Design upsample_csc, start of the top module:
module upsample_csc (
    input  logic        clk,
    input  logic        resetn,
    input  logic        start,
    output logic        done,
    input  logic [15:0] sram_read_data,
    output logic [15:0] sram_write_data,
    output logic [17:0] sram_address,
    output logic        sram_we_n
);
Size in the first run: ~340 flip-flops.
clock: 7.82 ns
lec_check: 0
abc_area: 1
cap_margin: 5
cell_pad_in_sites_detail_placement: 0
cell_pad_in_sites_global_placement: 2
core_margin: 7
core_utilization: 43
cts_cluster_diameter: 55
gpl_routability_driven: 0
max_routing_layer: met4
min_routing_layer: met1
place_density: 0.64
setup_slack_margin: -0.72
slew_margin: 30
tns_end_percent: 85
run.sh (not shown) runs the stock make flow with config.mk's settings and CLKGATE_MAP_FILE=.
The first run ran to the end with violations: setup timing.
Edit:
CELL_PAD_IN_SITES_GLOBAL_PLACEMENT = 0   (was 2)
CORE_MARGIN = 2   (was 7)
CORE_UTILIZATION = 71   (was 43)
GPL_ROUTABILITY_DRIVEN = default   (was 0)
SETUP_SLACK_MARGIN = 1.07   (was -0.72)
SLEW_MARGIN = 40   (was 30)
TNS_END_PERCENT = default   (was 85)
clock period = 10.6 ns   (was 7.82 ns; I/O delays follow)
=> The new run finished but fails on setup timing; routed wire length decreases by 3.5%; cell count falls by 15%; global-route usage came out higher by 13 points; clock-buffer cell count falls by 12; setup slack improved by 1.4 ns; synthesized area stays the same; sequential share of layout area increases by 1.7 points; register-to-register slack gains 1.4 ns; synthesized cell count stays the same; core utilization went up by 26 points; maximum frequency fell by 13%.
Edit:
ABC_AREA = default   (was 1)
CAP_MARGIN = 20   (was 5)
CELL_PAD_IN_SITES_DETAIL_PLACEMENT = default   (was 0)
CELL_PAD_IN_SITES_GLOBAL_PLACEMENT = default   (was 0)
CORE_UTILIZATION = 70   (was 71)
CTS_CLUSTER_DIAMETER = default   (was 55)
MAX_ROUTING_LAYER = default   (was met4)
MIN_ROUTING_LAYER = default   (was met1)
SETUP_SLACK_MARGIN = 1.54   (was 1.07)
SLEW_MARGIN = 20   (was 40)
clock period = 11.0 ns   (was 10.6 ns; I/O delays follow)
Outcome: This time the run finished with timing, DRC and antenna clean; register-to-register slack gets better by 1.2 ns; routed wire length is lower by 17%; via count decreases by 12%; cell area decreases by 4.6%; count of clock-buffer cells in the layout shrinks by 1; synthesized cell count went down by 12%; hold slack is worse by 0.0046 ns; fmax goes up by 7.7%; non-clock buffer count drops by 76.
Edit:
CAP_MARGIN = 15   (was 20)
CELL_PAD_IN_SITES_DETAIL_PLACEMENT = 0   (was default)
CELL_PAD_IN_SITES_GLOBAL_PLACEMENT = 3   (was default)
CORE_UTILIZATION = 40   (was 70)
GPL_TIMING_DRIVEN = 0   (was default)
PLACE_DENSITY = default   (was 0.64)
PLACE_DENSITY_LB_ADDON = 0.13   (was default)
SETUP_SLACK_MARGIN = default   (was 1.54)
SLEW_MARGIN = 40   (was 20)
After rerunning: The changed run passed the timing, DRC and antenna checks. Flip-flop count is unchanged. Count of clock-buffer cells in the layout drops by 4. Non-clock buffer count grows by 74.
Edit:
CAP_MARGIN = 20   (was 15)
CELL_PAD_IN_SITES_DETAIL_PLACEMENT = default   (was 0)
CELL_PAD_IN_SITES_GLOBAL_PLACEMENT = default   (was 3)
CORE_UTILIZATION = 58   (was 40)
GPL_TIMING_DRIVEN = default   (was 0)
PLACE_DENSITY = 0.6   (was default)
PLACE_DENSITY_LB_ADDON = default   (was 0.13)
SETUP_SLACK_MARGIN = 1.45   (was default)
SLEW_MARGIN = 20   (was 40)
- The new run completed with no timing, DRC or antenna violations
- synthesized area stays the same
- setup slack is better by 0.73 ns
- core utilization increases by 21 points
- global-route usage climbs by 6.3 points
- cell area stays flat
Edit:
CAP_MARGIN = 35   (was 20)
CELL_PAD_IN_SITES_DETAIL_PLACEMENT = 2   (was default)
CELL_PAD_IN_SITES_GLOBAL_PLACEMENT = 3   (was default)
CORE_UTILIZATION = 22   (was 58)
GPL_TIMING_DRIVEN = 0   (was default)
HOLD_SLACK_MARGIN = 0.23   (was default)
PLACE_DENSITY = default   (was 0.6)
SETUP_SLACK_MARGIN = default   (was 1.45)
SLEW_MARGIN = 30   (was 20)
Outcome:
- The new run went through all stages and came out clean
- wire length goes up by well over a third
- final area went up by a few percent
- worst hold slack is better by 0.0052 ns
- via count rose by a few percent
- clock-buffer cell count increases by 9
- cell count increases by a quarter to a third

* * *

== P ==
upsample_csc again, from the RTL that the note above started with.
Settings: LEC_CHECK=0, ABC_AREA=1, CAP_MARGIN=5, CELL_PAD_IN_SITES_DETAIL_PLACEMENT=0, CELL_PAD_IN_SITES_GLOBAL_PLACEMENT=0, CORE_MARGIN=2, CORE_UTILIZATION=72, CTS_CLUSTER_DIAMETER=55, MIN_ROUTING_LAYER=met1, PLACE_DENSITY_LB_ADDON=0.2, SETUP_SLACK_MARGIN=0.93, SLEW_MARGIN=0; clock period 9.06 ns.
FAIL P @ 5_1_grt: tool exited with error
[inputs] Q vs P
- SETUP_SLACK_MARGIN changed from 0.93 to -0.68
- SLEW_MARGIN changed from 0 to 40
- CORE_MARGIN changed from 2 to 7
--- outcome ---
From the logs: Q reached the end of the flow and failed the layout checks with negative setup slack.
Delta (Q minus P): die boundary height increased by 3.8% relative to the old numbers; number of core rows was more or less identical; core box area roughly the same; fraction of the yosys area taken by sequential cells held; number of buffers added by the clock tree synthesis step increased 1.
diff inputs: Q => R
- SETUP_SLACK_MARGIN changed from -0.68 to 2.06
- MAX_ROUTING_LAYER newly set to met4
- SLEW_MARGIN changed from 40 to 0
- PLACE_DENSITY_LB_ADDON removed (was 0.2)
- PLACE_DENSITY newly set to 0.64
- CORE_MARGIN changed from 7 to 2
- CORE_UTILIZATION changed from 72 to 60
- the clock period (ns, I/O delays scaled along) changed from 9.06 to 10.6
### Flow results
Of Q and R, just one finished clean: R. From the logs: Q reached the end of the flow and failed the layout checks with negative setup slack. Going from Q to R, met2 track demand over resource shrinks by 5.2 points. Going from Q to R, post-route minimum period has decreased, met1 track demand over resource in global routing went down, average via count per standard cell decreased by 12% relative to the old numbers. On layout overhead on the synthesized area: between R and Q, it ends up lower for Q. R ends up with a later-pin clock latency in the skew report that is 20 ps higher than in Q.
Input-level comparison between S and R:
- PLACE_DENSITY_LB_ADDON: unset -> 0.2
- CORE_UTILIZATION: 60 -> 64
- PLACE_DENSITY: 0.64 -> unset
- the clock period (ns, I/O delays scaled along): 10.6 -> 9.06
==> results <==
- R and S: one clean run, R; the rest did not finish clean.
- S ended with more final HPWL from detailed placement than R.
- S ended with more number of gates given a new drive strength after cts than R.
- Re Yosys chip area: no difference whatsoever between R and S.
- R -> S: synthesized-area fraction occupied by ao, oa, aoi and oai cells delta 0, exact match
- Diff R -> S: count of placed standard cells including taps increased by 355 relative to the old numbers; placement-stage cell area increased by about 7% relative to the old numbers; final weighted congestion in routability-driven placement increased by 3.6% relative to the old numbers.
- In the flow results for S and R, the setup slack at placement is larger on R.
- Clock buffer count from CTS: S < R
